==> 01-09: inputs <==
==> flow/design.v <==
`timescale 1ns / 1ps
module Cordic_Machine(clock_pulse, reset, x_input, y_input, z_input, x_output, y_output, z_output, flag);
	input clock_pulse;
	input reset;  
	parameter fractional_bit = 22;
	parameter iteration_number = 22;
	input signed [fractional_bit+2:0] x_input;
	input signed [fractional_bit+2:0] y_input;
	input signed [fractional_bit+2:0] z_input;
	output signed [fractional_bit+2:0] x_output;
	output signed [fractional_bit+2:0] y_output;
	output signed [fractional_bit+2:0] z_output;
	output flag;  
	reg signed [fractional_bit+2:0] x_temp_result;
	reg signed [fractional_bit+2:0] y_temp_result;
	reg signed [fractional_bit+2:0] z_temp_result;
	reg [5:0] counter;  
	wire signed [fractional_bit+2:0] LUT_Atan [0:iteration_number];
	assign LUT_Atan[00] = 25'b000_0010000000000000000000;    
	assign LUT_Atan[01] = 25'b000_0001001011100100000000;   
	assign LUT_Atan[02] = 25'b000_0000100111111011001110;  
	assign LUT_Atan[03] = 25'b000_0000010100010001000100;
	assign LUT_Atan[04] = 25'b000_0000001010001011000011;
	assign LUT_Atan[05] = 25'b000_0000000101000101110101;
	assign LUT_Atan[06] = 25'b000_0000000010100010111101;
	assign LUT_Atan[07] = 25'b000_0000000001010001011111;
	assign LUT_Atan[08] = 25'b000_0000000000101000101111;
	assign LUT_Atan[09] = 25'b000_0000000000010100010111;
	assign LUT_Atan[10] = 25'b000_0000000000001010001011;
	assign LUT_Atan[11] = 25'b000_0000000000000101000101;
	assign LUT_Atan[12] = 25'b000_0000000000000010100010;
	assign LUT_Atan[13] = 25'b000_0000000000000001010001;
	assign LUT_Atan[14] = 25'b000_0000000000000000101000;
	assign LUT_Atan[15] = 25'b000_0000000000000000010100;
	assign LUT_Atan[16] = 25'b000_0000000000000000001010;
	assign LUT_Atan[17] = 25'b000_0000000000000000000101;
	assign LUT_Atan[18] = 25'b000_0000000000000000000010;
	assign LUT_Atan[19] = 25'b000_0000000000000000000001;
	assign LUT_Atan[20] = 25'b000_0000000000000000000000;
	assign LUT_Atan[21] = 25'b000_0000000000000000000000;
	assign LUT_Atan[22] = 25'b000_0000000000000000000000;
	always @(posedge clock_pulse) 
		begin
			if (reset)
				begin
					counter <= 0;
				end
			else if (counter == 0) 
				begin
					x_temp_result <= x_input;
					y_temp_result <= y_input;
					z_temp_result <= z_input;
					counter <= counter +1;
				end
			else 
				begin
					x_temp_result <= z_temp_result[fractional_bit+2] ? x_temp_result + (y_temp_result >>> (counter-1))
																					 : x_temp_result - (y_temp_result >>> (counter-1));
					y_temp_result <= z_temp_result[fractional_bit+2] ? y_temp_result - (x_temp_result >>> (counter-1))
																					 : y_temp_result + (x_temp_result >>> (counter-1));
					z_temp_result <= z_temp_result[fractional_bit+2] ? z_temp_result + LUT_Atan[counter-1]
																					 : z_temp_result - LUT_Atan[counter-1];
					counter <= (counter + 1) % (iteration_number);
				end
		end
	assign flag  = (counter == iteration_number-1) ? 1: 0;
	assign x_output = x_temp_result;
	assign y_output = y_temp_result;
	assign z_output = z_temp_result;
endmodule
==> flow/run.sh <==
#!/bin/bash
# the make line also repeats each setting of config.mk as NAME=value (left out here)
make -C /OpenROAD-flow-scripts/flow DESIGN_CONFIG=/design/flow/config.mk WORK_HOME=/design/flow/orfs CLKGATE_MAP_FILE= finish
==> flow/config.mk <==
export PLATFORM = sky130hd
export DESIGN_NAME = Cordic_Machine
export DESIGN_NICKNAME = Cordic_Machine
export VERILOG_FILES = /design/flow/design.v
export SDC_FILE = /design/flow/constraint.sdc
export NUM_CORES = 4
export LEC_CHECK = 0
export ABC_AREA = 1
export CAP_MARGIN = 20
export CORE_MARGIN = 2
export CORE_UTILIZATION = 55
export CTS_CLUSTER_DIAMETER = 371
export CTS_CLUSTER_SIZE = 98
export SLEW_MARGIN = 20
export TNS_END_PERCENT = 10
==> flow/constraint.sdc <==
create_clock -name core_clock -period 4.61 [get_ports {clock_pulse}]
set_input_delay 0.9220 -clock core_clock [delete_from_list [all_inputs] [get_ports {clock_pulse}]]
set_output_delay 0.9220 -clock core_clock [all_outputs]
set_load 0.01 [all_outputs]
==> 08-26: changes against 01-09 <==
--- a/flow/config.mk
+++ b/flow/config.mk
@@ -7,9 +7,7 @@
 export LEC_CHECK = 0
 export ABC_AREA = 1
 export CAP_MARGIN = 20
-export CORE_MARGIN = 2
-export CORE_UTILIZATION = 55
-export CTS_CLUSTER_DIAMETER = 371
-export CTS_CLUSTER_SIZE = 98
+export CORE_MARGIN = 5
+export CORE_UTILIZATION = 24
+export SETUP_SLACK_MARGIN = -0.05
 export SLEW_MARGIN = 20
-export TNS_END_PERCENT = 10
==> flow/constraint.sdc (replaced) <==
create_clock -name core_clock -period 4.98 [get_ports {clock_pulse}]
set_input_delay 0.9960 -clock core_clock [delete_from_list [all_inputs] [get_ports {clock_pulse}]]
set_output_delay 0.9960 -clock core_clock [all_outputs]
set_load 0.01 [all_outputs]
==> summary of the runs <==
01-09 completed and failed the layout checks on negative setup slack. 08-26 completed with no timing, DRC or antenna violations. In area after synthesis, 01-09 and 08-26 do not differ. Against 01-09, the maximum frequency of 08-26 is higher by 5.1%. In 01-09 the clock-buffer cell count is lower than in 08-26, by 1. Of 08-26 and 01-09, 08-26 has the higher clock skew (gap 6.8 ps).
==> figures <==
|  | 08-26 | 01-09 |
|---|---|---|
| Result of the run | timing/DRC/antenna clean | finished with violations |
| Violated checks | - | negative setup slack |
| Floorplan die height | 238.7 microns | 155.1 microns |
| Worst Min Path Start | counter[0]$_SDFF_PP0_ | z_temp_result[0]$_DFFE_PN_ |
| DPL Wire Length | 39080 microns | 39540 microns |
| Critical Path AT | 4980 ps | 5210 ps |
| Die X | 238.7 microns | 155.1 microns |
| Number of antenna violations at the first check in global routing | 1 | 0 |
| Log Warnings | 32 | 36 |
| Met1 Resource Use GR | 20.73% | 52.12% |
